[design/flow/constraint.sdc]
create_clock -name core_clock -period 7.65 [get_ports {clk}]
set_input_delay 1.5300 -clock core_clock [delete_from_list [all_inputs] [get_ports {clk}]]
set_output_delay 1.5300 -clock core_clock [all_outputs]
set_load 0.01 [all_outputs]
[design/flow/run.sh]
#!/bin/bash
# the make line also repeats each setting of config.mk as NAME=value (left out here)
make -C /OpenROAD-flow-scripts/flow DESIGN_CONFIG=/design/flow/config.mk WORK_HOME=/design/flow/orfs CLKGATE_MAP_FILE= finish
[design/flow/design.v]
module ALU(in1,
				in2, 
				op, 
				result);
	output reg [31:0] result;
	input [31:0] in1, in2;
	input [3:0] op;  
	always @(*) begin
		case(op)
			4'b0001 : begin  
				result = in1 & in2;
			end
			4'b0010 : begin  
				result = in1 | in2;
			end
			4'b0011 : begin  
				result = in1 ^ in2;
			end
			4'b0100 : begin  
				result = in1 + in2;
			end
			4'b0101 : begin 
				result = in1 - in2;
			end
			4'b0110 : begin  
				result = in1 >> in2[4:0];
			end
			4'b0111 : begin  
				result = in1 << in2[4:0];
			end
			4'b1000 : begin  
				result = $signed(in1) >>> in2[4:0];
			end
			4'b1001 : begin  
				result = in1 <<< in2[4:0];
			end
			4'b1010 : begin  
				result = in1 + in2;
			end
			4'b1011 : begin  
				result = {31'b0, $signed(in1) < $signed(in2)};
			end
			4'b1100 : begin  
				result = {31'b0, in1 < in2};
			end
			default : begin 
				result = 32'b0;
			end
		endcase
	end
endmodule
module BCompare(input [31:0] op1, input [31:0] op2, input BrUn, output reg BEQ, output reg BLT);
	always@(*)begin
		BEQ = 1'b0;
		BLT = 1'b0;
		if(~BrUn)begin 
			if(op1 == op2) begin
				BEQ = 1'b1;
			end
			if($signed(op1) < $signed(op2)) begin
				BLT = 1'b1;
			end
		end
		else begin
			if({1'b0, op1} == {1'b0, op2}) begin
				BEQ = 1'b1;
			end
			if({1'b0,op1} < {1'b0, op2}) begin
				BLT = 1'b1;
			end
		end
	end
endmodule
module ControlUnit(IWord, PCSelect, RegWEn, ImmSel, BrUn, BEQ, BLT, BSel, ASel, ALUOP, WBSel, MemRW);
input [31:0] IWord;
input BEQ, BLT;
output reg PCSelect, RegWEn, ImmSel, BSel, ASel, WBSel, MemRW, BrUn;
output reg [3:0] ALUOP;
always@(*) begin
	PCSelect = 1'b0;
	RegWEn = 1'b0;
	ImmSel = 1'b0;
	BSel = 1'b0;
	ASel = 1'b0;
	MemRW = 1'b0;
	WBSel = 1'b1;
	BrUn = 1'b0;
	ALUOP = 4'h4;
	case(IWord[6:0])
		7'b0110011: begin  
			PCSelect = 1'b0;
			RegWEn = 1'b1;
			ImmSel = 1'b0;
			BSel = 1'b0;
			ASel = 1'b0;
			MemRW = 1'b0;
			WBSel = 1'b1;
			BrUn = 1'b0;
			case(IWord[14:12])
				3'h0 : begin
					case(IWord[30])
						 1'b0 : begin  
							ALUOP = 4'h4;
						 end
						 1'b1 : begin  
							ALUOP = 4'h5;
						end
					endcase
				end
				3'h1 : begin  
					ALUOP = 4'h7;
				end
				3'h2 : begin  
					ALUOP = 4'hb;
				end
				3'h3 : begin  
					ALUOP = 4'hc;
				end
				3'h4 : begin  
					ALUOP = 4'h3;
				end
				3'h5 : begin 
					case(IWord[30]) 
						1'b1: begin  
							ALUOP = 4'h8;
						end
						1'b0:begin  
							ALUOP = 4'h6;
						end
					endcase
				end
				3'h6 : begin  
					ALUOP = 4'h2;
				end
				3'h7 : begin  
					ALUOP = 4'h1;
				end
			endcase
		end
		7'b0010011 : begin  
			PCSelect = 1'b0;
			RegWEn = 1'b1;
			ImmSel = 1'b1;
			BSel = 1'b1;
			ASel = 1'b0;
			MemRW = 1'b0;
			WBSel = 1'b1;
			BrUn = 1'b0;
			case(IWord[14:12])
					3'h0 : begin  
							ALUOP = 4'h4;
					end
					3'h1 : begin  
						ALUOP = 4'h7;
					end
					3'h2 : begin  
						ALUOP = 4'hb;
					end
					3'h3 : begin  
						ALUOP = 4'hc;
					end
					3'h4 : begin  
						ALUOP = 4'h3;
					end
					3'h5 : begin 
						case(IWord[30])
							1'b0 : begin
								ALUOP = 4'h6;
							end
							1'b1 : begin
								ALUOP = 4'h8;
							end
						endcase
					end
					3'h6 : begin  
						ALUOP = 4'h2;
					end
					3'h7 : begin  
						ALUOP = 4'h1;
					end
			endcase
		end
		7'b0000011 : begin  
			PCSelect = 1'b0;
			RegWEn = 1'b1;
			ImmSel = 1'b1;
			BSel = 1'b1;
			ASel = 1'b0;
			ALUOP = 4'h4;
			MemRW = 1'b0;
			WBSel = 1'b0;
			BrUn = 1'b0;
		end
		7'b0100011 : begin  
			PCSelect = 1'b0;
			RegWEn = 1'b0;
			ImmSel = 1'b1;
			BSel = 1'b1;
			ASel = 1'b0;
			ALUOP = 4'h4;
			MemRW = 1'b1;
			WBSel = 1'b1;
		end
		7'b1100011 : begin  
			RegWEn = 1'b0;
			ImmSel = 1'b1;
			case(IWord[14:12]) 
				3'h0 : begin
					BrUn = 1'b0;
					PCSelect = BEQ;
				end
				3'h1 : begin
					BrUn = 1'b0;
					PCSelect = ~BEQ;
				end
				3'h4 : begin
					BrUn = 1'b0;
					PCSelect = BLT;
				end
				3'h5 : begin
					BrUn = 1'b0;
					PCSelect = BEQ | ~BLT;
				end
				3'h6 : begin
					BrUn = 1'b1;
					PCSelect = BLT;
				end
				3'h7 : begin
					BrUn = 1'b1;
					PCSelect = BEQ | ~BLT;
				end
				default:
				;
			endcase
			BSel = 1'b1;
			ASel = 1'b1;
			ALUOP = 4'h4;
			MemRW = 1'b0;
			WBSel = 1'b1;
		end
		default:
		;
	endcase
end
endmodule
module ImmExtend(input [12:0] imm, output reg [31:0] extend);
	always @(*) begin
		extend = {{19{imm[12]}}, imm};
	end
endmodule
module PC(input PCSel, input [31:0] branchVal, input clk, input reset, output reg [31:0] PCVal);
	always @(posedge clk) begin
		if(reset) begin
			PCVal <= 32'b0;
		end
		else if(PCSel) begin
			PCVal <= branchVal;
		end
		else begin
			PCVal <= PCVal + 3'b100;
		end
	end
endmodule
module RegFile(rs1, rs2, rd, din, out1, out2, clk, reset, enable, rw);
reg [31:0] steve [31:0];
integer i;
input [4:0] rd, rs1, rs2;
input clk, reset, enable, rw;
input [31:0] din;
output reg [31:0] out1, out2;
	always @(posedge clk) begin
		if (enable) begin
			if(reset) begin
				for( i = 0; i <= 31; i = i + 1 ) begin 
					steve[i] <= 32'b0;	
				end
			end
			else if(rw && rd != 5'd0) begin
				steve[rd] <= din; 
			end
		end
	end
	always @(*) begin
		out1 = 32'b0;
		out2 = 32'b0;
		if(enable) begin
			out1 = (rs1 == 5'd0) ? 32'b0 : steve[rs1];
			out2 = (rs2 == 5'd0) ? 32'b0 : steve[rs2];
		end
	end
endmodule
module Datapath(input clk,
					input reset,
					output [31:0] imem_addr,
					input [31:0] imem_rdata,
					output [31:0] dmem_addr,
					output [31:0] dmem_wdata,
					output dmem_we,
					input [31:0] dmem_rdata,
					output wb_valid,
					output [4:0] wb_rd,
					output [31:0] wb_data);
reg [31:0] WB;
wire PCSelect, RegWEn, ImmSel, BrUn, BEQ, BLT, BSel, ASel, WBSel, MemRW;
wire [3:0] ALUOP;
wire [31:0] longImm, IWord, data1Val, data2Val, result, PCVal, DmemOut;
reg [31:0] alu1, alu2;
reg [12:0] imm;
reg [4:0] rs1, rs2, rd;
assign IWord = imem_rdata;
assign imem_addr = PCVal;
RegFile regs(IWord[19:15], IWord[24:20], IWord[11:7], WB, data1Val, data2Val, clk, reset, 1'b1 , RegWEn);
BCompare compare(data1Val, data2Val, BrUn, BEQ, BLT);
ControlUnit cu(IWord, PCSelect, RegWEn, ImmSel, BrUn, BEQ, BLT, BSel, ASel, ALUOP, WBSel, MemRW);
PC pc(PCSelect, WB, clk, reset, PCVal);
ImmExtend longBoi(imm, longImm);
ALU alu(alu1, alu2, ALUOP, result);
assign dmem_addr = result;
assign dmem_wdata = data2Val;
assign dmem_we = MemRW & ~reset;
assign DmemOut = dmem_rdata;
assign wb_valid = RegWEn & (rd != 5'd0) & ~reset;
assign wb_rd = rd;
assign wb_data = WB;
	always@(*) begin
		if(ASel) begin
			alu1 = PCVal;
		end
		else begin
			alu1 = data1Val;
		end
		if(BSel) begin
			alu2 = longImm;
		end
		else begin
			alu2 = data2Val;
		end
		if(WBSel) begin
			WB = result;
		end
		else begin
			WB = DmemOut;
		end
		if(IWord[6:0] == 7'b1100011)begin  
			imm = {IWord[31], IWord[7], IWord[30:25], IWord[11:8], 1'b0};
		end
		else if(IWord[6:0] == 7'b0100011)begin  
			imm = {IWord[31], IWord[31:25], IWord[11:7]};
		end
		else begin
			imm = {IWord[31], IWord[31:20]};
		end
		rs1 = IWord[19:15];
		rs2 = IWord[24:20];
		rd = IWord[11:7];
	end
endmodule
[design/flow/config.mk]
export PLATFORM = sky130hd
export DESIGN_NAME = Datapath
export DESIGN_NICKNAME = Datapath
export VERILOG_FILES = /design/flow/design.v
export SDC_FILE = /design/flow/constraint.sdc
export NUM_CORES = 4
export LEC_CHECK = 0
export CAP_MARGIN = 20
export CORE_MARGIN = 2
export CORE_UTILIZATION = 44
export PLACE_DENSITY = 0.6
export SLEW_MARGIN = 20
==> results of run 1 <==
layout make-up:
| cell class | count | area, sq um | area share |
|---|---|---|---|
| multi-input cells | 4287 | 36400 | 0.397 |
| flip-flops and latches | 1056 | 31400 | 0.343 |
| repair buffers | 1855 | 17000 | 0.186 |
| clock buffers | 139 | 2970 | 0.0324 |
| well taps | 2030 | 2540 | 0.0277 |
| inverters | 167 | 717 | 0.00783 |
| clock inverters | 64 | 537 | 0.00586 |
| diodes | 7 | 17.5 | 0.000191 |
through the flow:
step,cells,util,setup slack (ns)
after floorplan,6107,-,-0.782
after global placement,9110,0.537,-1.64
after detailed placement,9110,0.537,-1.63
after CTS,9553,0.590,-0.680
after global routing,9601,0.603,-0.834
final,9605,0.603,-0.747
repair_timing:
item	in CTS	in global routing
gates resized	796	355
endpoints found under the hold margin	0	0
setup endpoints to repair	64	96
pin swaps	224	140
cloned	10	11
setup buffers	234	71
routing by layer:
metal,global-route usage,wire [microns]
met3,0.122,47900
met5,0,101
met2,0.614,144000
met4,0.261,25700
met1,0.570,127000
==> notes.md, run 1 <==
The run gives 0.90 ns as the minimum setup slack among reg-to-reg paths. Counting endpoints that fail hold in the final report gives 0. The switching share of power is 0.381, and the wire length after detailed routing is 345000 microns.

Cell with the most instances after synthesis: sky130_fd_sc_hd__edfxtp_1. With the post-layout minimum cycle time at 8.40 ns, the final routed DRC violation total is 0. Of the combinational cells, the family taking the most area is multiplexers. Total power for the finished layout comes to 0.0216 W. The timing report notes that buffer and inverter cells on the critical path total 9.

Per the post-synthesis report, the number of cells in the design is 6076. The tree built by TritonCTS fans out to 1056 sinks. After clock tree synthesis, the clock-pin slew on the worst setup and hold paths is 0.06 ns.

The worst hold path depth is 2, and the number of synthesis warnings is 7. The number of buffers inserted for hold repair after clock tree synthesis was 0. The master of the slowest instance on the critical path is sky130_fd_sc_hd__mux4_2.

Flip-flop and latch count after synthesis: 1056. Counting distinct cell types in the post-synthesis netlist gives 110. sky130_fd_sc_hd__edfxtp_1 takes more of the synthesized area than any other cell. The launch point of the worst hold path was pc.PCVal[2].

The run gives 61 for the number of setup violations in the final report. The critical path starts at imem_rdata[20]. Measured along the x axis, the die boundary spans 395 microns. The internal power of the cells totals 0.0133 W.

The run gives 0.00481 for the fraction of synthesized cell area in xor and xnor cells. The STA report counts the stages on the worst setup path as 27. The first global-routing pass estimated 471000 microns of wire. For reference, the final report shows the max-slew violation count at 0.

The count of tool warnings was 95. The script extracted a total leakage power of 36.7 nW. The number of antenna violations at the first check in global routing was 19. The combinational power reported by the tool is 0.00959 W.

The aoi/oai-family share of the synthesized area is 0.134. The run gives -0.747 ns for the slack of the critical path. The worst setup path is of the primary input to output pin kind.

The total routing resource utilization after global routing is 0.427. The tools report the final antenna-violating net count as 0. Summing all non-filler instances in the final layout gives an area of 91600 sq um. The run gives 114 for the number of CTS-inserted buffers.

Before antenna repair, the detailed router went through 9 iterations. The maximum fanout along the worst path is 6. The run gives 61500 as the via count of the first global-routing pass. The simple-gate share of the synthesized area came out at 0.129. Sorting the synthesized cells by area gives the leading types as sky130_fd_sc_hd__edfxtp_1 (46%), sky130_fd_sc_hd__mux4_2 (9.9%), sky130_fd_sc_hd__mux2i_1 (7.3%), sky130_fd_sc_hd__nor2_1 (5.6%), sky130_fd_sc_hd__ha_1 (2.4%). Type of element capturing the critical path: an output pin. TritonCTS built the clock tree. Summed over the clock group, the power is 0.00533 W. The depth of the most critical reg-to-reg path came out at 43. The number of I/O port buffers is 200.

The tools report the final worst clock skew as 0.109 ns. The run gives 245000 microns as the half-perimeter wire length after placement. The accumulated negative setup slack is -25.25 ns, and the chip area estimate from yosys synthesis is 67300 sq um. Part of the power in registers: 0.308. The worst setup path is launched from a primary input. The power density relative to cell area is 235 nW/um^2.

The global route stage reports its total congestion overflow as 0. For reference, the critical path is captured by wb_data[25]. The synthesis run shows the most used standard cells to be sky130_fd_sc_hd__edfxtp_1 (1024), sky130_fd_sc_hd__nor2_1 (1011), sky130_fd_sc_hd__mux2i_1 (492), sky130_fd_sc_hd__clkbuf_1 (362), sky130_fd_sc_hd__a21oi_1 (315). The number of maximum-capacitance violations recorded for the run is 0. In this design, the critical path's most frequently occurring cell is sky130_fd_sc_hd__a21oi_2. The clock H-tree reported by CTS has 3 levels. The area share of the leading cell type in the synthesized netlist is 0.457, and the worst hold slack after final layout is 0.661 ns.

The synth_stat.txt file lists the number of cells as 6076. The vias per cell is 6.72, and the number of I/O pins is 201. The post-layout period usage of the worst path is 1.10. With the floorplan core density at 0.443, the post-synthesis async set-or-reset flop share is 0.

The launch point of the worst register-to-register path is recorded as regs.steve[20][6]. The area fraction in mux cells was 0.188; the post-synth tally of flip-flops with integrated enable was 1024. The sequential power reported by the tool is 0.00664 W.

The run finished, with violations left. The die outline area is 156000 sq um. Between the synthesized netlist and the finished layout, the area growth was recorded as 36.1%. The tools report the endpoint of the most critical register-to-register path as pc.PCVal[22].

Per the OpenROAD floorplan log, the area of the core is 152000 sq um. The most used flip-flop cell after synthesis is sky130_fd_sc_hd__edfxtp_1. Per the OpenROAD power report, switching power amounts to 0.00822 W.

The share of power burned in combinational logic came out at 0.445. Detailed routing inserted a total of 64500 vias. The largest stage delay on the critical path is 0.55 ns. The clock root buffer master was sky130_fd_sc_hd__clkbuf_16. At the end of the flow, the number of nets in the layout was 7679. The skew report gives the latency at the later pin of the worst-skew pair as 0.81 ns. The number of buffers on the longest clock path was 3. For hold timing, the worst endpoint is pc.PCVal[2].

The run gives 0.000268 V for the peak supply drop. The area fraction in full adders, half adders and majority gates was 0.0248. The fill cell total of the finished layout is 12400. The run gives 0.281 as the relative slew slack. In this build the clock could be raised as far as 0.119 GHz. Entering global routing, the biggest net connects 64 pins.

In this run the worst hold path is classified as flop to flop. In this run, the number of DRC markers left after iteration 0 of detailed routing was 9976. The cell area that synthesis handed to floorplanning was 67300 sq um. Of all power groups, the one with the highest power is combinational cells. For the worst setup path, the data required time is 6.12 ns.

The run gives 395 microns for the y dimension of the die. Looking at the max-slew report, the worst-margin pin has a slew of 1.07 ns. The floorplan has 143 rows. The final weighted congestion recorded by global placement is 1.08. Failing layout checks were recorded as setup timing. The tools report the register share after synthesis as 0.466.

For the clock network power share, the log shows 0.247. Placed instance area: 81500 sq um. For the critical path data arrival time, the log shows 6.87 ns.

On the critical path the largest part of the delay comes from AND-OR/OR-AND gates. For this sky-water flow run, the detailed-routed wirelength per cell is reported as 36.0 microns. Post-synthesis average cell area: 11.1 sq um. Setup repair after global routing could not meet its margin everywhere.
==> run 2, diff against run 1 <==
- CORE_UTILIZATION: 44 -> 72
- CTS_CLUSTER_DIAMETER: default -> 377
- MAX_ROUTING_LAYER: default -> met4
- PLACE_DENSITY: 0.6 -> default
- PLACE_DENSITY_LB_ADDON: default -> 0.0
- clock period: 7.65 -> 7.24 ns (I/O delays scaled with it)
==> notes.md, run 2 <==
For the number of sinks handled by clock tree synthesis, the log shows 1056 (unchanged). Final weighted congestion in routability-driven placement: 1.42 (+31%). The summed instance area of the synthesized netlist is 67300 sq um (unchanged), and the area share of the leading cell type in the synthesized netlist is 0.457 (unchanged). The die outline area was 95900 sq um (-39%); the number of CTS-inserted buffers was 106 (-7.0%). The aoi/oai-family share of the synthesized area is 0.134 (unchanged), and the area fraction in full adders, half adders and majority gates is 0.0248 (unchanged). Among the non-sequential cells, multiplexers take the most area. The first error in the log reads "[ERROR GRT-0116] Global routing finished with congestion. Check the congestion regions in the DRC Viewer". Of all cell types, the one taking the most synthesized area is sky130_fd_sc_hd__edfxtp_1. The most used flip-flop cell after synthesis is sky130_fd_sc_hd__edfxtp_1. The run gives 1056 (unchanged) for the flip-flop and latch count after synthesis. CTS placed an instance of sky130_fd_sc_hd__clkbuf_16 at the clock tree root. The number of I/O port buffers is 200 (unchanged). The area fraction in mux cells was 0.188 (unchanged); the floorplan core density was 0.723 (+0.280). Number of buffers on the longest clock path: 3 (unchanged). The tools report the number of synthesis warnings as 7 (unchanged).

The main area contributors are sky130_fd_sc_hd__edfxtp_1 (46%), sky130_fd_sc_hd__mux4_2 (9.9%), sky130_fd_sc_hd__mux2i_1 (7.3%), sky130_fd_sc_hd__nor2_1 (5.6%), sky130_fd_sc_hd__ha_1 (2.4%). The width of the chip came out at 310 microns (-22%). The run stopped with a tool error.

The number of I/O pins is 201 (unchanged). For the number of distinct library cell variants in the gate-level netlist after synthesis, the log shows 110 (unchanged). The y dimension of the die came out at 310 microns (-22%). The post-synthesis async set-or-reset flop share came out at 0 (unchanged). The run gives 11.1 sq um (unchanged) for the post-synthesis average cell area.

The register share after synthesis came out at 0.466 (unchanged). The total overflow left after global routing is 81. The tools report the area of the core region as 93000 sq um (-39%). The logs give 3 (unchanged) for the number of H-tree levels and 6076 (unchanged) for the number of cell instances after yosys synthesis. The most frequently used library cell after synthesis is sky130_fd_sc_hd__edfxtp_1. The flow halted during global routing (5_1_grt). The post-synth tally of flip-flops with integrated enable was 1024 (unchanged); the number of placed instances, taps included was 8157 (-10%). The logs give -2.09 ns (-0.462 ns) for the post-placement worst setup slack and 6076 (unchanged) for the synthesized instance count.

The chip area estimate from yosys synthesis was 67300 sq um (unchanged). With the simple-gate share of the synthesized area at 0.129 (unchanged), the fraction of synthesized cell area in xor and xnor cells is 0.00481 (unchanged). For the placed instance area, the log shows 78500 sq um (-3.7%).

The number of buffers inserted for hold repair after clock tree synthesis was 0 (unchanged); the total routing resource utilization after global routing was 0.811. In the synthesized netlist, the cells that appear most often are sky130_fd_sc_hd__edfxtp_1 (1024), sky130_fd_sc_hd__nor2_1 (1011), sky130_fd_sc_hd__mux2i_1 (492), sky130_fd_sc_hd__clkbuf_1 (362), sky130_fd_sc_hd__a21oi_1 (315). The half-perimeter wire length after placement is 206000 microns (-16%), and the number of core rows is 112 (-22%).
## run 2: per-stage QoR
| stage | hold slack [ns] | utilization | TNS [ns] |
|---|---|---|---|
| after detailed placement | 0.572 | 0.844 | -634.93 |
| after CTS | 0.588 | 0.921 | -31.09 |
| after floorplan | 0.532 | - | -34.58 |
| after global placement | 0.585 | 0.844 | -483.57 |
## run 2: routing by layer
layer  GRT overflow  global-route usage
met1              2               0.814
met2             28               0.923
met3              8               0.687
met4             43               0.761
met5              -                   -
## run 2: what timing repair did
item | 4_1_cts
pin swaps | 191
endpoints found under the setup margin | 519
gates cloned | 12
resized | 769
setup buffers | 133
==> run 3, diff against run 2 <==
- ABC_AREA: default -> 1
- CAP_MARGIN: 20 -> 5
- CELL_PAD_IN_SITES_DETAIL_PLACEMENT: default -> 2
- CELL_PAD_IN_SITES_GLOBAL_PLACEMENT: default -> 2
- CORE_ASPECT_RATIO: default -> 0.88
- CORE_UTILIZATION: 72 -> 40
- CTS_CLUSTER_DIAMETER: 377 -> 242
- GPL_TIMING_DRIVEN: default -> 0
- MAX_ROUTING_LAYER: met4 -> default
- MIN_ROUTING_LAYER: default -> met1
- PLACE_DENSITY_LB_ADDON: 0.0 -> 0.11
- SETUP_SLACK_MARGIN: default -> 2.43
- SLEW_MARGIN: 20 -> 25
- clock period: 7.24 -> 13.0 ns (I/O delays scaled with it)
==> notes.md, run 3 <==
The area share of the leading cell type in the synthesized netlist is 0.447 (-0.00978). The tools report the number of I/O pins as 201 (unchanged). The post-synthesis average cell area came out at 7.60 sq um (-31%). The number of distinct library cell variants in the gate-level netlist after synthesis came out at 64 (-42%). With the post-synthesis async set-or-reset flop share at 0 (unchanged), the number of cell instances after yosys synthesis is 9051 (+49%).

The run gives 119 (+12%) for the number of CTS-inserted buffers. Number of buffers on the longest clock path: 3 (unchanged). The commonest cells after synthesis are sky130_fd_sc_hd__nand2_1 (2213), sky130_fd_sc_hd__nor2_1 (1690), sky130_fd_sc_hd__nand3_1 (1333), sky130_fd_sc_hd__edfxtp_1 (1024), sky130_fd_sc_hd__o21ai_0 (580).

The run gives 1.10 (-23%) for the final weighted congestion in routability-driven placement. Summed instance area of the synthesized netlist: 68800 sq um (+2.2%). The flip-flop and latch count after synthesis was 1056 (unchanged); the number of I/O port buffers was 190 (-5.0%). Grouping non-sequential cells by family puts the most area in simple AND/OR/NAND/NOR gates.

The flow did not finish. The post-synth tally of flip-flops with integrated enable was 1024 (unchanged); the area fraction in mux cells was 0 (-0.188). The run gives 1056 (unchanged) as the number of sinks handled by clock tree synthesis.

The tools report the stage where the flow stopped as global routing (5_1_grt). The half-perimeter wire length after placement is 402000 microns (+95%), and the number of placed instances, taps included is 11600 (+42%). The tools report the clock root buffer master as sky130_fd_sc_hd__clkbuf_16. The run gives 7 (unchanged) as the number of synthesis warnings. The synthesis report names the predominant flop master as sky130_fd_sc_hd__edfxtp_1.

Area fraction in full adders, half adders and majority gates: 0.0242 (-0.000530). The tools report the area of the core region as 171000 sq um (+83%). The tools report the remaining global-route overflow as 43.

The fraction of synthesized cell area in xor and xnor cells is 0.00471 (-0.000103). The cell type that accounts for the most area after synthesis is sky130_fd_sc_hd__edfxtp_1. The first error in the log reads "[ERROR GRT-0232] Routing congestion too high. Check the congestion heatmap in the GUI".

The width of the chip works out to 446 microns (+44%). Chip area estimate from yosys synthesis: 68800 sq um (+2.2%). For the total routing resource utilization after global routing, the log shows 0.834. The run gives 142 (+27%) as the number of core rows. For the floorplan core density, the log shows 0.403 (-0.320). The simple-gate share of the synthesized area was 0.334 (+0.205); the register share after synthesis was 0.456 (-0.00998).

After synthesis, the cell types taking the most area are sky130_fd_sc_hd__edfxtp_1 (45%), sky130_fd_sc_hd__nand2_1 (12%), sky130_fd_sc_hd__nand3_1 (9.7%), sky130_fd_sc_hd__nor2_1 (9.2%), sky130_fd_sc_hd__o21ai_0 (4.2%). The synthesized instance count was 9051 (+49%); the aoi/oai-family share of the synthesized area was 0.101 (-0.0333). The die outline area is 175000 sq um (+83%). Cell with the most instances after synthesis: sky130_fd_sc_hd__nand2_1.

The run gives 3 (unchanged) for the number of H-tree levels. The y dimension of the die is 393 microns (+27%).
-- run 3: metrics by stage --
stage / instance area [sq um] / worst slack, ns
detailed placement: 75100 / -1.69
floorplan: 68900 / 3.35
CTS: 83300 / 1.92
global placement: 73600 / -3.38
-- run 3: what timing repair did --
action | 4_1_cts
hold buffers | 0
gates resized | 992
hold endpoints to repair | 0
pin swaps | 92
buffers inserted | 62
setup endpoints to repair | 590
-- run 3: routing by layer --
layer / track usage / overflow
met1: 0.841 / 2
met3: 0.766 / 4
met4: 0.766 / 19
met5: 0.638 / 0
met2: 0.930 / 18
==> run 4, diff against run 3 <==
- ABC_AREA: 1 -> default
- CAP_MARGIN: 5 -> 20
- CELL_PAD_IN_SITES_DETAIL_PLACEMENT: 2 -> default
- CELL_PAD_IN_SITES_GLOBAL_PLACEMENT: 2 -> default
- CORE_ASPECT_RATIO: 0.88 -> 0.73
- CORE_UTILIZATION: 40 -> 57
- CTS_CLUSTER_DIAMETER: 242 -> default
- GPL_TIMING_DRIVEN: 0 -> default
- HOLD_SLACK_MARGIN: default -> 0.3
- MIN_ROUTING_LAYER: met1 -> default
- PLACE_DENSITY_LB_ADDON: 0.11 -> default
- SETUP_SLACK_MARGIN: 2.43 -> 2.06
- SLEW_MARGIN: 25 -> 20
- clock period: 13.0 -> 7.74 ns (I/O delays scaled with it)
==> notes.md, run 4 <==
The launch point of the worst hold path is pc.PCVal[1]. The run gives 16200 as the number of DRC markers in iteration 0. The script logs the ratio of routed vias to standard cells as 7.69. The number of antenna violations at the first check in global routing is 23, and the peak supply drop is 0.000297 V. The clock network power share came out at 0.248.

The total routing resource utilization after global routing came out at 0.565. The tools report the number of buffers on the longest clock path as 3 (unchanged). Capture point of the worst path: wb_data[31]. The depth of the most critical reg-to-reg path works out to 30. The pin slew with the least headroom to its limit works out to 1.14 ns. The run gives 406 microns (-8.9%) for the width of the chip. With the number of I/O pins at 201 (unchanged), the net switching power figure is 0.00815 W. Relative slew slack: 0.238.

The run gives 0 for the final routed DRC violation total. Simple-gate share of the synthesized area: 0.129 (-0.205). The run gives -2.18 ns (-0.492 ns) for the post-placement worst setup slack. The flow ran to the end, but the layout failed its checks. Summing over the stages, the warning tally comes to 98. The number of H-tree levels is 3 (unchanged), and the static power due to leakage is 36.3 nW. Hold analysis shows the worst path with a depth of 2. The final report lists the setup-violating endpoint count as 53. The maximum fanout along the worst path was 11. With the post-layout minimum cycle time at 8.90 ns, the hold violation count in the final report is 0. The number of placed instances, taps included came out at 8621 (-25%). The run gives 67300 sq um (-2.1%) as the chip area estimate from yosys synthesis.

The number of core rows was 107 (-25%); the number of cell instances after yosys synthesis was 6076 (-33%). The slowest stage of the critical path belongs to the cell sky130_fd_sc_hd__mux4_2. The timing report gives the worst reg2reg path a setup slack of 1.27 ns. For reference, the most critical setup path is categorized as primary input to output pin.

Class of the tightest hold or removal check: flop to flop. The total buffers and inverters traversed by the critical path was 12. The data required time at the worst endpoint is 6.19 ns, and the number of logic stages on the critical path including buffering is 27. The tools report the number of CTS-inserted buffers as 100 (-16%).

The run gives 110 (+72%) for the number of distinct library cell variants in the gate-level netlist after synthesis. According to the finish report, the design has a final net count of 7584. The logs give 80400 sq um (+7.0%) for the placed instance area and 0.00941 W for the combinational logic power. Post-synthesis average cell area: 11.1 sq um (+46%). In the hold report, the worst path ends at pc.PCVal[1].

The clock network consumes a total of 0.00527 W. Between the synthesized netlist and the finished layout, the area growth was recorded as 34.0%. The run gives 69700 as the number of vias in the routed layout. The most instantiated flip-flop cell in the synthesis netlist was sky130_fd_sc_hd__edfxtp_1. The number of standard cells in the layout, taps in and fillers out is 9064, and the area of the core region is 117000 sq um (-31%). Entering global routing, the biggest net connects 78 pins. Among the non-sequential cells, multiplexers take the most area. In the post-synthesis netlist, the biggest area contributors are sky130_fd_sc_hd__edfxtp_1 (46%), sky130_fd_sc_hd__mux4_2 (9.9%), sky130_fd_sc_hd__mux2i_1 (7.3%), sky130_fd_sc_hd__nor2_1 (5.6%), sky130_fd_sc_hd__ha_1 (2.4%). The first global-routing pass estimated 482000 microns of wire.

The launching instance or port of the critical path was imem_rdata[20]. The tools report the via count of the first global-routing pass as 64600. The routed design shows a wire length per standard cell of 39.4 microns.

Setup repair after global routing could not meet its margin everywhere. The register share after synthesis was 0.466 (+0.00998); the number of sinks handled by clock tree synthesis was 1056 (unchanged). The aoi/oai-family share of the synthesized area is 0.134 (+0.0333).

The skew report gives the latency at the later pin of the worst-skew pair as 0.77 ns. The run gives 1.13 (+2.8%) for the final weighted congestion in routability-driven placement. The run gives 236 nW/um^2 for the power density relative to cell area.

The run gives 6821 for the fill cell total of the finished layout. Counting pins that exceed their max-slew limit in the final report gives 0. The post-layout period usage of the worst path was 1.15. Grouping stages by cell kind, the critical path spends the most delay in buffers and inverters. In the power breakdown, the internal column shows 0.0131 W. After routing the design area is 90200 sq um.

Endpoint of the most critical register-to-register path: regs.steve[25][19]. The flip-flop and latch count after synthesis was 1056 (unchanged); the synthesized instance count was 6076 (-33%). The die outline area came out at 121000 sq um (-31%). The commonest cells after synthesis are sky130_fd_sc_hd__edfxtp_1 (1024), sky130_fd_sc_hd__nor2_1 (1011), sky130_fd_sc_hd__mux2i_1 (492), sky130_fd_sc_hd__clkbuf_1 (362), sky130_fd_sc_hd__a21oi_1 (315).

Post-synth tally of flip-flops with integrated enable: 1024 (unchanged). The flow reports an fmax of 0.112 GHz. The summed instance area of the synthesized netlist was 67300 sq um (-2.1%); the final worst clock skew was 0.0919 ns. The run gives -1.16 ns for the slack of the critical path. Y dimension of the die: 298 microns (-24%). Before antenna repair, the detailed router went through 17 iterations. The floorplan core density was 0.576 (+0.173). The tools report the half-perimeter wire length after placement as 236000 microns (-41%).

The area fraction in mux cells was 0.188 (+0.188); the switching share of power was 0.383. In this run, power in flip-flops and latches comes to 0.00660 W. The number of synthesis warnings came out at 7 (unchanged). The run gives 7.35 ns for the critical path data arrival time. Looking at the group totals, the largest power group turns out to be combinational cells. For this block, the routed nets add up to 357000 microns of wire. The type of element capturing the critical path was an output pin. Area share of the leading cell type in the synthesized netlist: 0.457 (+0.00978). TritonCTS built the clock tree. Part of the power in registers: 0.310. The library cell with the largest summed area after synthesis is sky130_fd_sc_hd__edfxtp_1. The report lists the violated layout checks as setup timing. The run gives 0 for the number of maximum-capacitance violations. Area used by multi-input combinational logic: 36400 sq um. After clock tree synthesis, the clock-pin slew on the worst setup and hold paths is 0.07 ns. The footprint of the flip-flops and latches came out at 31400 sq um. The number of I/O port buffers was 200 (+5.3%); the final antenna-violating net count was 0. The share of power burned in combinational logic was 0.442. The launch point of the worst register-to-register path is recorded as regs.steve[27][7]. The cell sitting at the root of the clock tree is a sky130_fd_sc_hd__clkbuf_16. The remaining global-route overflow was 0; the largest stage delay on the critical path was 0.61 ns.

The post-synthesis async set-or-reset flop share came out at 0 (unchanged). The final core utilization is 0.772. Fraction of synthesized cell area in xor and xnor cells: 0.00481 (+0.000103). The area fraction in full adders, half adders and majority gates came out at 0.0248 (+0.000530).

STA classifies the critical path startpoint as a primary input. For this run the top cell type by instance count after synthesis was sky130_fd_sc_hd__edfxtp_1.
[run 4: what timing repair did]
item / in CTS / in global routing
buffers inserted: 149 / 76
gates resized: 941 / 277
cloned: 16 / 2
endpoints found under the setup margin: 1119 / 1084
pin swaps: 195 / 166
hold buffers: 0 / 0
[run 4: area by class of cell]
type                            instances  share of cell area
Antenna cell                           12            0.000333
Clock inverter                         73             0.00880
Tap cell                             1580              0.0219
Inverter                              167             0.00738
Timing Repair Buffer                 1774               0.181
Multi-Input combinational cell       4287               0.403
Sequential cell                      1056               0.348
Clock buffer                          115              0.0288
[run 4: metal layers]
| layer | part of all wire | routed length [microns] | track usage |
|---|---|---|---|
| met2 | 0.38 | 135000 | 0.739 |
| met4 | 0.087 | 31100 | 0.319 |
| met5 | 0.00080 | 285 | 0 |
| met3 | 0.20 | 72200 | 0.299 |
| met1 | 0.33 | 119000 | 0.743 |
[run 4: stage by stage]
step,power [W],setup TNS [ns],hold slack [ns]
finish,0.0213,-36.89,0.596
global route,0.0215,-38.56,0.616
floorplan,0.0102,-19.68,0.532
CTS,0.0201,-22.90,0.595
detailed placement,0.0141,-550.28,0.581
global placement,0.0141,-466.94,0.584
==> run 5, diff against run 4 <==
- CORE_ASPECT_RATIO: 0.73 -> default
- CORE_UTILIZATION: 57 -> 66
- CTS_CLUSTER_DIAMETER: default -> 356
- CTS_CLUSTER_SIZE: default -> 97
- HOLD_SLACK_MARGIN: 0.3 -> default
- PLACE_DENSITY: default -> 0.35
- SETUP_SLACK_MARGIN: 2.06 -> default
- clock period: 7.74 -> 8.64 ns (I/O delays scaled with it)
==> notes.md, run 5 <==
The run gives 323 microns (+8.7%) for the y dimension of the die. The simple-gate share of the synthesized area came out at 0.129 (unchanged). The run gives 1056 (unchanged) for the flip-flop and latch count after synthesis.

The tools report the number of CTS-inserted buffers as 14 (-86%). The most common cell in the synthesized netlist is sky130_fd_sc_hd__edfxtp_1. The number of synthesis warnings came out at 7 (unchanged). The run gives 0.466 (unchanged) for the register share after synthesis.

The width of the chip is 323 microns (-20%), and the number of sinks handled by clock tree synthesis is 1056 (unchanged). Area of the core region: 101000 sq um (-13%). The run gives 0 (unchanged) for the post-synthesis async set-or-reset flop share. Counting instances in the post-synthesis netlist gives the leading cell types as sky130_fd_sc_hd__edfxtp_1 (1024), sky130_fd_sc_hd__nor2_1 (1011), sky130_fd_sc_hd__mux2i_1 (492), sky130_fd_sc_hd__clkbuf_1 (362), sky130_fd_sc_hd__a21oi_1 (315). For the half-perimeter wire length after placement, the log shows 238000 microns (+0.59%). The dominant kind of combinational cell is multiplexers.

With the chip area estimate from yosys synthesis at 67300 sq um (unchanged), the number of buffers inserted for hold repair after clock tree synthesis is 0 (unchanged). The tools report the synthesized instance count as 6076 (unchanged). The post-synthesis average cell area is 11.1 sq um (unchanged), and the area share of the leading cell type in the synthesized netlist is 0.457 (unchanged). The aoi/oai-family share of the synthesized area was 0.134 (unchanged); the number of I/O pins was 201 (unchanged). The most instantiated flip-flop cell in the synthesis netlist is sky130_fd_sc_hd__edfxtp_1. The flow did not finish. Clock root buffer master: sky130_fd_sc_hd__clkbuf_16. The tool reported: "[ERROR GRT-0232] Routing congestion too high. Check the congestion heatmap in the GUI". By area the synthesized netlist is led by sky130_fd_sc_hd__edfxtp_1 (46%), sky130_fd_sc_hd__mux4_2 (9.9%), sky130_fd_sc_hd__mux2i_1 (7.3%), sky130_fd_sc_hd__nor2_1 (5.6%), sky130_fd_sc_hd__ha_1 (2.4%). The stage where the flow stopped is global routing (5_1_grt). The area fraction in mux cells was 0.188 (unchanged).

The run gives 110 (unchanged) as the number of distinct library cell variants in the gate-level netlist after synthesis. The area fraction in full adders, half adders and majority gates came out at 0.0248 (unchanged). The run gives 117 (+9.3%) as the number of core rows. The number of cell instances after yosys synthesis came out at 6076 (unchanged).

The run gives 67300 sq um (unchanged) as the summed instance area of the synthesized netlist. The number of I/O port buffers works out to 200 (unchanged). With the post-synth tally of flip-flops with integrated enable at 1024 (unchanged), the number of buffers on the longest clock path is 3 (unchanged).

Summed over all layers, the global routing overflow is 410. The die outline area was 105000 sq um (-14%). The number of H-tree levels was 1 (-2); the final weighted congestion in routability-driven placement was 1.17 (+3.5%). The run gives 0.00481 (unchanged) for the fraction of synthesized cell area in xor and xnor cells.

The total routing resource utilization after global routing was 0.822; the floorplan core density was 0.663 (+0.0876). Of all cell types, the one taking the most synthesized area is sky130_fd_sc_hd__edfxtp_1.
==> run 5: layer usage <==
| layer | GRT usage | GRT overflow |
|---|---|---|
| met5 | 0.576 | 5 |
| met4 | 0.745 | 182 |
| met3 | 0.745 | 49 |
| met2 | 0.909 | 144 |
| met1 | 0.853 | 30 |
==> run 5: through the flow <==
stage / setup WS [ns] / area, sq um / std cells / util / setup TNS (ns)
3_3_place_gp: -1.50 / 79100 / 8304 / 0.780 / -62.21
3_5_place_dp: -1.54 / 79100 / 8304 / 0.780 / -67.34
2_1_floorplan: -0.188 / 68100 / 6107 / - / -1.73
4_1_cts: -0.189 / 82200 / 8454 / 0.810 / -1.50
==> run 5: repair_timing <==
action,in CTS
resized,471
gates cloned,6
setup endpoints to repair,64
setup buffers,122
pin swaps,112
==> run 6, diff against run 5 <==
- CORE_UTILIZATION: 66 -> 58
- CTS_CLUSTER_DIAMETER: 356 -> default
- CTS_CLUSTER_SIZE: 97 -> 57
- PLACE_DENSITY: 0.35 -> 0.6
- TNS_END_PERCENT: default -> 35
- clock period: 8.64 -> 7.66 ns (I/O delays scaled with it)
==> notes.md, run 6 <==
Sorting the synthesized cells by area gives the leading types as sky130_fd_sc_hd__edfxtp_1 (46%), sky130_fd_sc_hd__mux4_2 (9.9%), sky130_fd_sc_hd__mux2i_1 (7.3%), sky130_fd_sc_hd__nor2_1 (5.6%), sky130_fd_sc_hd__ha_1 (2.4%). The run gives 6076 (unchanged) as the synthesized instance count. The run gives 115000 sq um (+13%) as the area of the core region. The post-synthesis async set-or-reset flop share is 0 (unchanged). The tools report the die outline area as 119000 sq um (+14%). The number of distinct library cell variants in the gate-level netlist after synthesis is 110 (unchanged). The post-synthesis average cell area was 11.1 sq um (unchanged); the floorplan core density was 0.587 (-0.0764). The simple-gate share of the synthesized area is 0.129 (unchanged). The run gives 7 (unchanged) for the number of synthesis warnings. The number of I/O port buffers is 200 (unchanged), and the half-perimeter wire length after placement is 244000 microns (+2.5%).

The summed instance area of the synthesized netlist was 67300 sq um (unchanged). The area fraction in full adders, half adders and majority gates is 0.0248 (unchanged), and the number of placed instances, taps included is 8580 (+3.3%). CTS placed an instance of sky130_fd_sc_hd__clkbuf_16 at the clock tree root. It got as far as global routing (5_1_grt) and failed there. The post-placement worst setup slack came out at -2.51 ns (-0.964 ns). The y dimension of the die came out at 345 microns (+6.6%). The flip-flop and latch count after synthesis is 1056 (unchanged). The width of the chip was 345 microns (+6.6%).

The placed instance area is 80500 sq um (+1.8%), and the number of sinks handled by clock tree synthesis is 1056 (unchanged). The most instantiated flip-flop cell in the synthesis netlist was sky130_fd_sc_hd__edfxtp_1. The post-synth tally of flip-flops with integrated enable works out to 1024 (unchanged).

The fraction of synthesized cell area in xor and xnor cells was 0.00481 (unchanged). The number of cell instances after yosys synthesis is 6076 (unchanged). The area fraction in mux cells is 0.188 (unchanged). The biggest area contributor in the post-synthesis netlist is sky130_fd_sc_hd__edfxtp_1. With the register share after synthesis at 0.466 (unchanged), the number of I/O pins is 201 (unchanged). Cell with the most instances after synthesis: sky130_fd_sc_hd__edfxtp_1. Among the non-sequential cells, multiplexers take the most area. The number of core rows is 124 (+6.0%).

The flow did not finish. The number of buffers inserted for hold repair after clock tree synthesis was 0 (unchanged); the chip area estimate from yosys synthesis was 67300 sq um (unchanged). The tools report the final weighted congestion in routability-driven placement as 1.14 (-2.9%). Number of H-tree levels: 3 (+2). The number of buffers on the longest clock path was 3 (unchanged). Area share of the leading cell type in the synthesized netlist: 0.457 (unchanged). Counting instances in the post-synthesis netlist gives the leading cell types as sky130_fd_sc_hd__edfxtp_1 (1024), sky130_fd_sc_hd__nor2_1 (1011), sky130_fd_sc_hd__mux2i_1 (492), sky130_fd_sc_hd__clkbuf_1 (362), sky130_fd_sc_hd__a21oi_1 (315).

With the number of CTS-inserted buffers at 106 (+92), the aoi/oai-family share of the synthesized area is 0.134 (unchanged).
## run 6: repair_timing
action,CTS
gates resized,823
cloned,19
pin swaps,202
buffers inserted,149
endpoints found under the setup margin,570
## run 6: stage by stage
stage                     utilization  setup TNS (ns)
after global placement          0.702         -674.32
after detailed placement        0.702         -737.51
after CTS                       0.769          -23.89
after floorplan                     -          -21.85
==> run 7, diff against run 6 <==
- CAP_MARGIN: 20 -> 15
- CELL_PAD_IN_SITES_GLOBAL_PLACEMENT: default -> 3
- CORE_MARGIN: 2 -> 5
- CORE_UTILIZATION: 58 -> 67
- CTS_CLUSTER_DIAMETER: default -> 318
- CTS_CLUSTER_SIZE: 57 -> 80
- GPL_ROUTABILITY_DRIVEN: default -> 1
- PLACE_DENSITY: 0.6 -> default
- TNS_END_PERCENT: 35 -> default
- clock period: 7.66 -> 11.1 ns (I/O delays scaled with it)
==> notes.md, run 7 <==
The flow stopped in global placement without I/O (3_1_place_gp_skip_io). With the flip-flop and latch count after synthesis at 1056 (unchanged), the number of cell instances after yosys synthesis is 6076 (unchanged). The area of the core region was 99900 sq um (-13%). The tool reported: "[ERROR GPL-0301] Utilization 128.797 % exceeds 100%".

The y dimension of the die is 327 microns (-5.1%). With the post-synthesis async set-or-reset flop share at 0 (unchanged), the simple-gate share of the synthesized area is 0.129 (unchanged). The die outline area was 107000 sq um (-10%); the summed instance area of the synthesized netlist was 67300 sq um (unchanged). The most used flip-flop cell after synthesis is sky130_fd_sc_hd__edfxtp_1. The synthesized instance count was 6076 (unchanged). The area share of the leading cell type in the synthesized netlist is 0.457 (unchanged). The run stopped with a tool error.

The floorplan core density was 0.674 (+0.0870); the width of the chip was 327 microns (-5.1%). The aoi/oai-family share of the synthesized area works out to 0.134 (unchanged). The post-synthesis average cell area works out to 11.1 sq um (unchanged). The run gives 116 (-6.5%) as the number of core rows. Area fraction in full adders, half adders and majority gates: 0.0248 (unchanged). With the post-synth tally of flip-flops with integrated enable at 1024 (unchanged), the number of synthesis warnings is 7 (unchanged). The number of distinct library cell variants in the gate-level netlist after synthesis was 110 (unchanged).

The fraction of synthesized cell area in xor and xnor cells works out to 0.00481 (unchanged). The area fraction in mux cells works out to 0.188 (unchanged). Counting instances in the post-synthesis netlist gives the leading cell types as sky130_fd_sc_hd__edfxtp_1 (1024), sky130_fd_sc_hd__nor2_1 (1011), sky130_fd_sc_hd__mux2i_1 (492), sky130_fd_sc_hd__clkbuf_1 (362), sky130_fd_sc_hd__a21oi_1 (315). Among the non-sequential cells, multiplexers take the most area.

For the chip area estimate from yosys synthesis, the log shows 67300 sq um (unchanged). sky130_fd_sc_hd__edfxtp_1 takes more of the synthesized area than any other cell. The tools report the register share after synthesis as 0.466 (unchanged). sky130_fd_sc_hd__edfxtp_1 is the most common cell in the netlist. The main area contributors are sky130_fd_sc_hd__edfxtp_1 (46%), sky130_fd_sc_hd__mux4_2 (9.9%), sky130_fd_sc_hd__mux2i_1 (7.3%), sky130_fd_sc_hd__nor2_1 (5.6%), sky130_fd_sc_hd__ha_1 (2.4%).
==> run 8, diff against run 7 <==
- CAP_MARGIN: 15 -> 20
- CELL_PAD_IN_SITES_DETAIL_PLACEMENT: default -> 1
- CELL_PAD_IN_SITES_GLOBAL_PLACEMENT: 3 -> default
- CORE_MARGIN: 5 -> 6
- CORE_UTILIZATION: 67 -> 50
- CTS_CLUSTER_DIAMETER: 318 -> 313
- CTS_CLUSTER_SIZE: 80 -> default
- GPL_ROUTABILITY_DRIVEN: 1 -> default
- MAX_ROUTING_LAYER: default -> met4
- SETUP_SLACK_MARGIN: default -> -0.02
- SLEW_MARGIN: 20 -> 35
- clock period: 11.1 -> 8.77 ns (I/O delays scaled with it)
==> notes.md, run 8 <==
The tools report the floorplan core density as 0.504 (-0.170). Clock tree synthesis selected as its root buffer the cell sky130_fd_sc_hd__clkbuf_16. The simple-gate share of the synthesized area is 0.129 (unchanged), and the die outline area is 144000 sq um (+34%). Sorting the Yosys area breakdown by cell type puts at the top sky130_fd_sc_hd__edfxtp_1. With the half-perimeter wire length after placement at 282000 microns, the synthesized instance count is 6076 (unchanged). Per the run summary, the flow got no further than global routing (5_1_grt).

Once placement completed, the tool counted placed cells totaling 8851. The synthesis report lists the most area-consuming cells as sky130_fd_sc_hd__edfxtp_1 (46%), sky130_fd_sc_hd__mux4_2 (9.9%), sky130_fd_sc_hd__mux2i_1 (7.3%), sky130_fd_sc_hd__nor2_1 (5.6%), sky130_fd_sc_hd__ha_1 (2.4%). In this run, post-CTS hold repair placed 0 buffers. The tools report the number of core rows as 134 (+16%). Width of the chip: 379 microns (+16%).

The run gives 6076 (unchanged) for the number of cell instances after yosys synthesis. The number of clock buffers added by TritonCTS is 110. The fraction of synthesized cell area in xor and xnor cells is 0.00481 (unchanged).

Per the detailed placement report, the placed cell area equals 81100 sq um. The flip-flop and latch count after synthesis was 1056 (unchanged). The area share of the leading cell type in the synthesized netlist is 0.457 (unchanged), and the area fraction in full adders, half adders and majority gates is 0.0248 (unchanged).

By count the netlist is led by sky130_fd_sc_hd__edfxtp_1 (1024), sky130_fd_sc_hd__nor2_1 (1011), sky130_fd_sc_hd__mux2i_1 (492), sky130_fd_sc_hd__clkbuf_1 (362), sky130_fd_sc_hd__a21oi_1 (315). With the post-synth tally of flip-flops with integrated enable at 1024 (unchanged), the number of H-tree levels is 3. With the number of synthesis warnings at 7 (unchanged), the aoi/oai-family share of the synthesized area is 0.134 (unchanged).

With the y dimension of the die at 379 microns (+16%), the post-synthesis async set-or-reset flop share is 0 (unchanged). The run gives 201 as the number of I/O pins. Most instantiated flip-flop cell in the synthesis netlist: sky130_fd_sc_hd__edfxtp_1. The pre-CTS setup check shows a worst slack of -1.71 ns. The summed instance area of the synthesized netlist is 67300 sq um (unchanged). The flow did not finish. The tools report the chip area estimate from yosys synthesis as 67300 sq um (unchanged).

By instance count, the leading cell after synthesis is sky130_fd_sc_hd__edfxtp_1. The placement summary gives the final routability congestion estimate as 1.13. The post-synthesis average cell area is 11.1 sq um (unchanged). No sink is reached through more buffers than the 3 on the longest clock path.

The area fraction in mux cells was 0.188 (unchanged). With the area of the core region at 133000 sq um (+34%), the number of distinct library cell variants in the gate-level netlist after synthesis is 110 (unchanged). For the register share after synthesis, the log shows 0.466 (unchanged). The clock drives 1056 sinks. The dominant kind of combinational cell was multiplexers. During placement, the flow inserted port buffers numbering 200.
-- run 8: metrics by stage --
step	util	power [W]	setup TNS [ns]	hold WS, ns
after floorplan	-	0.00893	-0.679	0.532
after global placement	0.607	0.0127	-76.01	0.605
after detailed placement	0.608	0.0129	-121.69	0.608
after CTS	0.653	0.0182	-2.20	0.620
-- run 8: what timing repair did --
action,in CTS
setup endpoints to repair,64
gates resized,439
setup buffers,106
pin swaps,90
cloned,6
==> run 9, diff against run 8 <==
- CELL_PAD_IN_SITES_DETAIL_PLACEMENT: 1 -> default
- CORE_MARGIN: 6 -> 2
- CORE_UTILIZATION: 50 -> 55
- CTS_CLUSTER_DIAMETER: 313 -> default
- MAX_ROUTING_LAYER: met4 -> default
- PLACE_DENSITY: default -> 0.6
- SETUP_SLACK_MARGIN: -0.02 -> default
- SLEW_MARGIN: 35 -> 20
- TNS_END_PERCENT: default -> 35
- clock period: 8.77 -> 8.57 ns (I/O delays scaled with it)
==> notes.md, run 9 <==
The first TritonRoute pass finished after 9 iterations. The run gives 3 (unchanged) for the number of H-tree levels. The net count of the finished layout is 7485. The synthesized instance count is 6076 (unchanged). The cell with the most instances after synthesis is sky130_fd_sc_hd__edfxtp_1. The checks that failed were setup timing.

With the post-synthesis async set-or-reset flop share at 0 (unchanged), the number of buffers inserted for hold repair after clock tree synthesis is 0 (unchanged). The worst register-to-register path has a setup slack of 1.04 ns. With the placed instance area at 80000 sq um (-1.3%), the post-layout minimum cycle time is 8.86 ns.

The growth of design area from synthesis to finish is 30.2%. The run gives 111 (+0.91%) for the number of CTS-inserted buffers. By area the synthesized netlist is led by sky130_fd_sc_hd__edfxtp_1 (46%), sky130_fd_sc_hd__mux4_2 (9.9%), sky130_fd_sc_hd__mux2i_1 (7.3%), sky130_fd_sc_hd__nor2_1 (5.6%), sky130_fd_sc_hd__ha_1 (2.4%).

The first global-routing pass estimated 454000 microns of wire. After global routing the overflow that remains totals 0. Startpoint kind of the worst setup timing path: a primary input.

The logs give 0.554 (+0.0494) for the floorplan core density and 0.000316 V for the peak supply drop. Wires add up to 331000 microns. The final layout report lists a filler cell count of 8573. The report lists the cells along the critical path as clkdlybuf4s50_1, nand4bb_2, nor3_2, buf_4, a22o_1, inv_1, nand2_2, buf_4, buf_6, nor3_1, buf_4, o31a_1, o31a_1, a32oi_1, buf_4, o41ai_4, buf_4, inv_2, clkdlybuf4s50_1. The area fraction in mux cells came out at 0.188 (unchanged). The total buffers and inverters traversed by the critical path is 10. The logs give 0.215 for the met3 capacity usage during global routing and 0.00767 W for the combinational logic power. The launch point of the worst register-to-register path is recorded as regs.steve[19][10]. The flow ran to the end, but the layout failed its checks.

Setup repair after global routing could not meet its margin everywhere. Number of I/O pins: 201 (unchanged). The sequential logic power was 0.00594 W. In this run the static leakage power is 35.3 nW. The number of cell instances after yosys synthesis was 6076 (unchanged); the fraction of synthesized cell area in xor and xnor cells was 0.00481 (unchanged).

The half-perimeter wire length after placement is 228000 microns (-19%), and the pin count of the biggest net entering global routing is 81. The net switching power figure came out at 0.00693 W. The tools report the number of sinks handled by clock tree synthesis as 1056 (unchanged). The depth of the most critical reg-to-reg path was 46; the final weighted congestion in routability-driven placement was 1.15 (+2.4%). The run gives 0.321 for the part of the power in registers. The final max-slew violation count came out at 0. The tree is rooted in a sky130_fd_sc_hd__clkbuf_16. In the hold report, the worst path ends at pc.PCVal[1]. The share of power burned in combinational logic is 0.415, and the area fraction in full adders, half adders and majority gates is 0.0248 (unchanged). Dividing the detail-routed via count by the number of cells gives 7.21. The most used flip-flop cell after synthesis is sky130_fd_sc_hd__edfxtp_1.

Wire length per cell after detailed routing: 36.7 microns. Type of the worst setup path: primary input to output pin. For the number of distinct library cell variants in the gate-level netlist after synthesis, the log shows 110 (unchanged). Met2 demand-to-capacity share in global routing: 0.701.

The total routing resource utilization after global routing was 0.512. The tools report the capture point of the worst path as wb_data[10]. The run gives 125000 sq um (-13%) for the die outline area. TritonCTS built the clock tree.

The tool warning count for the run is 96. The worst hold path passes through 2 cells. For the pin with the worst max-slew slack, the measured transition is 1.01 ns. In the final layout, the multi-input gates occupy 35000 sq um.

The master of the slowest instance on the critical path was sky130_fd_sc_hd__clkdlybuf4s50_1. The slack of the critical path was -0.293 ns. Among all stages on the critical path, the maximum delay recorded is 0.52 ns. The dominant kind of combinational cell was multiplexers.

For the data required time at the worst endpoint, the log shows 6.86 ns. The script parses the final routing iteration and logs DRC violations as 0. The number of antenna violations at the first check in global routing came out at 14. Area share of the leading cell type in the synthesized netlist: 0.457 (unchanged). For the number of buffers on the longest clock path, the log shows 3 (unchanged).

The post-synthesis average cell area is 11.1 sq um (unchanged). Per the OpenROAD timing report, the critical path contains 19 cells. The highest clock rate this design can be run at is 0.113 GHz. The number of setup violations in the final report came out at 56.

The switching share of power was 0.375; the final core utilization was 0.721. The endpoint identified for the worst register-to-register timing path is pc.PCVal[5]. The launching instance or port of the critical path was imem_rdata[2]. The sequential cells in the finished layout cover a total of 31400 sq um. The aoi/oai-family share of the synthesized area came out at 0.134 (unchanged).

In the power breakdown, the internal column shows 0.0115 W. The run gives 67300 sq um (unchanged) for the chip area estimate from yosys synthesis. The register share after synthesis was 0.466 (unchanged); the number of vias in the routed layout was 64900. The post-synth tally of flip-flops with integrated enable is 1024 (unchanged), and the y dimension of the die is 354 microns (-6.6%). For the summed instance area of the synthesized netlist, the log shows 67300 sq um (unchanged). Per STA, the worst path accumulates the most delay in the family buffers and inverters. Per the run summary, max-cap violations total 0. The number of I/O port buffers came out at 200 (unchanged).

The synthesis run shows the most used standard cells to be sky130_fd_sc_hd__edfxtp_1 (1024), sky130_fd_sc_hd__nor2_1 (1011), sky130_fd_sc_hd__mux2i_1 (492), sky130_fd_sc_hd__clkbuf_1 (362), sky130_fd_sc_hd__a21oi_1 (315). Sorting the Yosys area breakdown by cell type puts at the top sky130_fd_sc_hd__edfxtp_1. The worst setup path is captured at an output pin. The hold violation count in the final report was 0; the critical path data arrival time was 7.15 ns. The final antenna-violating net count was 0; the clock-pin slew of the registers on the worst-case setup and hold paths was 0.07 ns. The cell that appears most often on the critical path is sky130_fd_sc_hd__buf_4. The final worst clock skew is 0.0799 ns. The width of the chip came out at 354 microns (-6.6%). The final report gives the standard cell area, fillers excluded, as 87600 sq um.

With the clock network power share at 0.264, the post-route total power is 0.0185 W. The number of synthesis warnings is 7 (unchanged), and the area of the core region is 122000 sq um (-8.9%). The flip-flop and latch count after synthesis is 1056 (unchanged), and the clock distribution power is 0.00487 W.

The number of core rows was 128 (-4.5%); the maximum fanout along the worst path was 65. The clock reaches the later pin of the worst-skew pair after 0.78 ns. The run gives 0.129 (unchanged) for the simple-gate share of the synthesized area. The run gives 1.03 for the post-layout period usage of the worst path. Launch point of the worst hold path: pc.PCVal[1].

The report lists the power per cell area as 211 nW/um^2. The most crowded layer after global routing is met2. The via count of the first global-routing pass came out at 62200. The relative slew slack came out at 0.320.

The met1 usage came out at 0.668. The tools report the number of DRC markers in iteration 0 as 11900. Class of the tightest hold or removal check: flop to flop. The group drawing the most power is combinational cells.
[run 9: through the flow]
stage	hold WS [ns]	instances	TNS [ns]	worst slack [ns]
after floorplan	0.532	6107	-2.42	-0.230
after global placement	0.592	8621	-49.99	-1.25
after detailed placement	0.592	8621	-53.56	-1.27
after CTS	0.604	8984	-0.761	-0.106
after global routing	0.610	9009	-11.67	-0.325
final	0.618	9011	-6.95	-0.293
[run 9: final cells by class]
cell class | instances | area share
multi-input cells | 4287 | 0.399
flip-flops and latches | 1056 | 0.358
repair buffers | 1664 | 0.170
clock buffers | 131 | 0.0328
well taps | 1625 | 0.0232
clock inverters | 78 | 0.00862
inverters | 167 | 0.00764
diodes | 3 | 0.0000857
[run 9: what timing repair did]
| item | CTS | global route |
|---|---|---|
| setup endpoints to repair | 63 | 93 |
| setup buffers | 150 | 23 |
| pin swaps | 163 | 62 |
| gates cloned | 8 | 4 |
| gates resized | 550 | 81 |
[run 9: routing by layer]
metal / wire length, microns / part of all wire
met2: 133000 / 0.40
met5: 298 / 0.00090
met4: 25500 / 0.077
met3: 57300 / 0.17
met1: 115000 / 0.35
Power is estimated from default activity; no workload was simulated.
